## oak
## ntt_16point
module ntt_16point(
    input wire clk,
    input wire rst,
    input wire start,
    input wire [111:0] data_in,
    output reg done,
    output reg [6:0] result_0,
    output reg [6:0] result_1,
    output reg [6:0] result_2,
    output reg [6:0] result_3,
    output reg [6:0] result_4,
    output reg [6:0] result_5,
    output reg [6:0] result_6,
    output reg [6:0] result_7,
    output reg [6:0] result_8,
    output reg [6:0] result_9,
    output reg [6:0] result_10,
    output reg [6:0] result_11,
    output reg [6:0] result_12,
    output reg [6:0] result_13,
    output reg [6:0] result_14,
    output reg [6:0] result_15
);
    localparam Q = 97;
    wire [6:0] omega [0:15];
    wire [6:0] input_data [0:15];
    reg [6:0] data [0:15];
    reg [3:0] stage;
    reg [4:0] i;
    reg computing;
    reg [3:0] m, k, j;
    reg [6:0] t, u, tw;
    reg [4:0] twiddle_idx;
    assign omega[0] = 1;
    assign omega[1] = 27;
    assign omega[2] = 50;
    assign omega[3] = 41;
    assign omega[4] = 96;
    assign omega[5] = 70;
    assign omega[6] = 47;
    assign omega[7] = 56;
    assign omega[8] = 1;
    assign omega[9] = 27;
    assign omega[10] = 50;
    assign omega[11] = 41;
    assign omega[12] = 96;
    assign omega[13] = 70;
    assign omega[14] = 47;
    assign omega[15] = 56;
    genvar gk;
    generate
        for (gk = 0; gk < 16; gk = gk + 1) begin : g_in
            assign input_data[gk] = data_in[7*gk +: 7];
        end
    endgenerate
    function [6:0] mod_mult;
        input [6:0] a;
        input [6:0] b;
        reg [13:0] temp;
        begin
            temp = a * b;
            mod_mult = temp % Q;
        end
    endfunction
  ...
clock: 22.4 ns
lec_check: 0
abc_area: 0
cap_margin: 20
cell_pad_in_sites_detail_placement: 1
core_aspect_ratio: 0.78
core_margin: 2
core_utilization: 29
cts_cluster_size: 35
gpl_routability_driven: 1
hold_slack_margin: 0.08
place_density_lb_addon: 0.07
setup_slack_margin: 4.63
slew_margin: 0
tns_end_percent: 5
run.sh (not shown) runs the stock make flow with config.mk's settings and CLKGATE_MAP_FILE=.
## Diff of input files: pine against oak
- changing CORE_UTILIZATION from 29 to 72
- removing TNS_END_PERCENT (formerly 5)
- removing CORE_ASPECT_RATIO (formerly 0.78)
- setting CTS_CLUSTER_DIAMETER to 346 for the first time
- changing SETUP_SLACK_MARGIN from 4.63 to -0.74
- changing CELL_PAD_IN_SITES_DETAIL_PLACEMENT from 1 to 0
- removing HOLD_SLACK_MARGIN (formerly 0.08)
- changing the clock period (ns, I/O delays scaled along) from 22.4 to 10.1
Notes after the runs:
Note that the number of rows created at floorplan recorded for pine amounts to 0.72 times the value seen in oak.
The lower initial standard-cell utilization of the core came out of oak.
On adder and majority gate portion of the synthesized area, oak and pine are neck and neck.
Going from oak to pine, vertical extent of the die lost 28%, number of distinct library cells after synthesis neither gained nor lost much, die size lost 59%, core outline area lost 60%, synthesized cell count neither gained nor lost much.
Per the final summary, oak finished and its layout is clean on timing, DRC and antenna.
In the summary table, pine is marked failed, with error DPL-0033 raised in detailed placement (3_5_place_dp).
As of pine, final weighted congestion of routability-driven global placement had risen by more than a quarter compared to oak.
oak -> pine: area reported by Yosys stat flat

========
== run A ==
ntt_16point again, from the RTL that the note above started with.
clock: 8.72 ns
lec_check: 0
cap_margin: 20
core_margin: 2
core_utilization: 56
slew_margin: 20
The layout from run A, despite a flow that completed every stage, fails the layout checks, with the failing checks listed as max-capacitance violations, max-slew violations, negative setup slack.
Here is what was changed in the inputs of run B compared with run A.
- swapping 56 for 66 in CORE_UTILIZATION
- putting PLACE_DENSITY at 0.37 where nothing was set
- putting CTS_CLUSTER_SIZE at 95 where nothing was set
- swapping 8.72 for 12.8 in the clock period (ns, I/O delays scaled along)
--- outcome ---
As of run B, placer's final routability congestion estimate had risen by a few percent compared to run A. Compared with run A, run B shows a lower core area. Area figure in the yosys stat output came out exactly the same in run A and run B. No final results exist for run B, since it was stopped by error DPL-0033 during clock tree synthesis.
Relative to run B, the following input files were edited for run C:
- CTS_CLUSTER_DIAMETER newly set to 216
- TNS_END_PERCENT newly set to 5
- ABC_AREA newly set to 1
Notes after the runs:
Run C: aborted in global routing (tool error). On die footprint: between run B and run C, it ends up higher for run C. Diff run B -> run C: number of placed instances, taps included rose by 13%; core utilization at floorplan increased 0.41 points. Diff run B -> run C: synthesized area now sits higher; cell area after placement -800 um^2; share of synthesized area spent on multiplexers shrank by 9.2 points; number of nets in the synthesized netlist went up 427.
The following lists how run D was set up differently from run C:
- swapping 216 for 400 in CTS_CLUSTER_DIAMETER
- swapping 66 for 72 in CORE_UTILIZATION
- clearing TNS_END_PERCENT, which used to be 5
## What came out
Of run C and run D, none finishes clean.
In terms of post-synthesis share of cell area spent on and, or, nand and nor gates, run D and run C differ only marginally.
Run D vs. run C: pre-placement core utilization picked up an extra 5.3 points; die extent in x lost 4.2%.
Taking run C as the reference point, the final weighted congestion in routability-driven placement of run D rises by 0.11.
Total instance count after detailed placement: run D lower than run C
[compare] base=run C new=run D: floorplan die height shows a reduction of about 4%; standard-cell row count shows a reduction of 3.4%.

========
try-amber:
Starting RTL as in the previous note.
export LEC_CHECK = 0
export CAP_MARGIN = 20
export CORE_MARGIN = 2
export CORE_UTILIZATION = 60
export PLACE_DENSITY = 0.37
export SLEW_MARGIN = 20
create_clock -name core_clock -period 17.9 [get_ports {clk}]
Inputs modified between try-amber and try-pepper:
- an added ABC_AREA of 1
- an added SETUP_SLACK_MARGIN of 2.36
- an added CTS_CLUSTER_SIZE of 15
- a deleted PLACE_DENSITY that had been 0.37
- an added HOLD_SLACK_MARGIN of -0.03
- a change of CORE_UTILIZATION from 60 to 16
- a change of CAP_MARGIN from 20 to 25
- a change of the clock period (ns, I/O delays scaled along) from 17.9 to 16.0
[summary]
- try-pepper vs. try-amber: combinational power higher, final routed wire length divided by cell count fell by 26%.
- Going from try-amber to try-pepper, net count reported at finish now larger; sequential share of layout area now smaller.
- Against try-amber, the final cell area of try-pepper is higher.
- What try-pepper reported for fmax has to be multiplied by 0.836 to get the figure for try-amber.
- Pre-CTS setup slack in try-pepper is 170 ps higher than in try-amber
- Setup slack, try-pepper and try-amber: higher on try-pepper
- try-amber → try-pepper: share of total power in sequential cells went down, highest cell delay on the worst timing path has increased.
The following lists how try-fjord was set up differently from try-pepper:
- removing HOLD_SLACK_MARGIN (formerly -0.03)
- changing CORE_UTILIZATION from 16 to 72
- setting PLACE_DENSITY to 0.38 for the first time
- removing SETUP_SLACK_MARGIN (formerly 2.36)
- setting TNS_END_PERCENT to 10 for the first time
- changing CTS_CLUSTER_SIZE from 15 to 94
- changing CAP_MARGIN from 25 to 20
- removing ABC_AREA (formerly 1)
- setting CTS_CLUSTER_DIAMETER to 354 for the first time
- changing the clock period (ns, I/O delays scaled along) from 16.0 to 8.16
Notes after the runs:
- Of try-pepper and try-fjord, the run reporting the higher area of the die was try-pepper.
- Relative to try-pepper, the sequential fraction of the synthesis area of try-fjord is higher by 0.37 points.
- Diff try-pepper -> try-fjord: routability congestion estimate from global placement climbed 8.6%, mapped cell area dropped 0.89%, adder-cell share of the synthesized area barely changed, die width dropped 52%.
- The core box area in try-pepper is 4.5 times that in try-fjord.
- The lower synthesized cell count of try-pepper and try-fjord is in try-fjord.
- try-fjord did not finish: a tool error stopped it during 3_5_place_dp.
Input changes introduced in try-zinc (baseline for comparison: try-fjord):
- putting SETUP_SLACK_MARGIN at 1.87 where nothing was set
- putting CORE_ASPECT_RATIO at 0.5 where nothing was set
- putting ABC_AREA at 1 where nothing was set
==> comparison <==
- The flow ended early for try-zinc: it failed with a tool error in 3_5_place_dp.
- Changes observed in try-zinc relative to try-fjord: number of distinct library cells after synthesis saw a decrease, die size up 1.2%, synthesized cell area shows an increase of 0.89%, core area decreased by 230 um^2 relative to the old numbers, instance count of the mapped netlist higher.
- Vertical die dimension (higher): try-fjord

========
ntt_16point again, from the RTL that the note above started with.
// ntt_16point
module ntt_16point(
    input wire clk,
    input wire rst,
    input wire start,
    input wire [111:0] data_in,
    output reg done,
    output reg [6:0] result_0,
    output reg [6:0] result_1,
    output reg [6:0] result_2,
    output reg [6:0] result_3,
    output reg [6:0] result_4,
    output reg [6:0] result_5,
    output reg [6:0] result_6,
    output reg [6:0] result_7,
    output reg [6:0] result_8,
    output reg [6:0] result_9,
    output reg [6:0] result_10,
    output reg [6:0] result_11,
    output reg [6:0] result_12,
    output reg [6:0] result_13,
    output reg [6:0] result_14,
    output reg [6:0] result_15
);
Settings: LEC_CHECK=0, CAP_MARGIN=25, CORE_MARGIN=2, CORE_UTILIZATION=40, CTS_CLUSTER_SIZE=15, HOLD_SLACK_MARGIN=-0.03, SLEW_MARGIN=20; clock period 16.0 ns.
Next try:
--- a/flow/config.mk
+++ b/flow/config.mk
@@ -6,8 +6,8 @@
 export NUM_CORES = 4
 export LEC_CHECK = 0
-export CAP_MARGIN = 25
+export CAP_MARGIN = 20
 export CORE_MARGIN = 2
-export CORE_UTILIZATION = 40
-export CTS_CLUSTER_SIZE = 15
-export HOLD_SLACK_MARGIN = -0.03
+export CORE_UTILIZATION = 65
+export CTS_CLUSTER_DIAMETER = 81
+export CTS_CLUSTER_SIZE = 53
 export SLEW_MARGIN = 20
==> flow/constraint.sdc (replaced) <==
create_clock -name core_clock -period 3.95 [get_ports {clk}]
set_input_delay 0.7900 -clock core_clock [delete_from_list [all_inputs] [get_ports {clk}]]
set_output_delay 0.7900 -clock core_clock [all_outputs]
set_load 0.01 [all_outputs]
After rerunning:
- The new run never finished: it broke off in 4_1_cts (DPL-0038)
- area after synthesis does not change
- die size came out lower by 38%
- synthesized cell count is unchanged
Next try:
--- a/flow/config.mk
+++ b/flow/config.mk
@@ -8,6 +8,5 @@
 export CAP_MARGIN = 20
 export CORE_MARGIN = 2
-export CORE_UTILIZATION = 65
-export CTS_CLUSTER_DIAMETER = 81
-export CTS_CLUSTER_SIZE = 53
+export CORE_UTILIZATION = 58
+export SETUP_SLACK_MARGIN = 2.37
 export SLEW_MARGIN = 20
==> flow/constraint.sdc (replaced) <==
create_clock -name core_clock -period 16.0 [get_ports {clk}]
set_input_delay 3.2000 -clock core_clock [delete_from_list [all_inputs] [get_ports {clk}]]
set_output_delay 3.2000 -clock core_clock [all_outputs]
set_load 0.01 [all_outputs]
What happened:
- Now the flow finished with timing, DRC and antenna clean
- die area grows by roughly a tenth
- area after synthesis stays the same
- synthesized cell count does not change
Next try:
--- a/flow/config.mk
+++ b/flow/config.mk
@@ -8,5 +8,4 @@
 export CAP_MARGIN = 20
 export CORE_MARGIN = 2
-export CORE_UTILIZATION = 58
-export SETUP_SLACK_MARGIN = 2.37
+export CORE_UTILIZATION = 40
 export SLEW_MARGIN = 20
After rerunning: The new run went through all stages and came out clean; final area decreases by about 4%; total power decreases by about 20%; hold slack stays flat; final cell count increases by about 5.5%; clock skew decreases by 0.015 ns; flip-flop count is unchanged; non-clock buffer count decreases by 24; synthesized cell count stays the same.
No activity file was given, so power comes from the tool's default toggle rates.
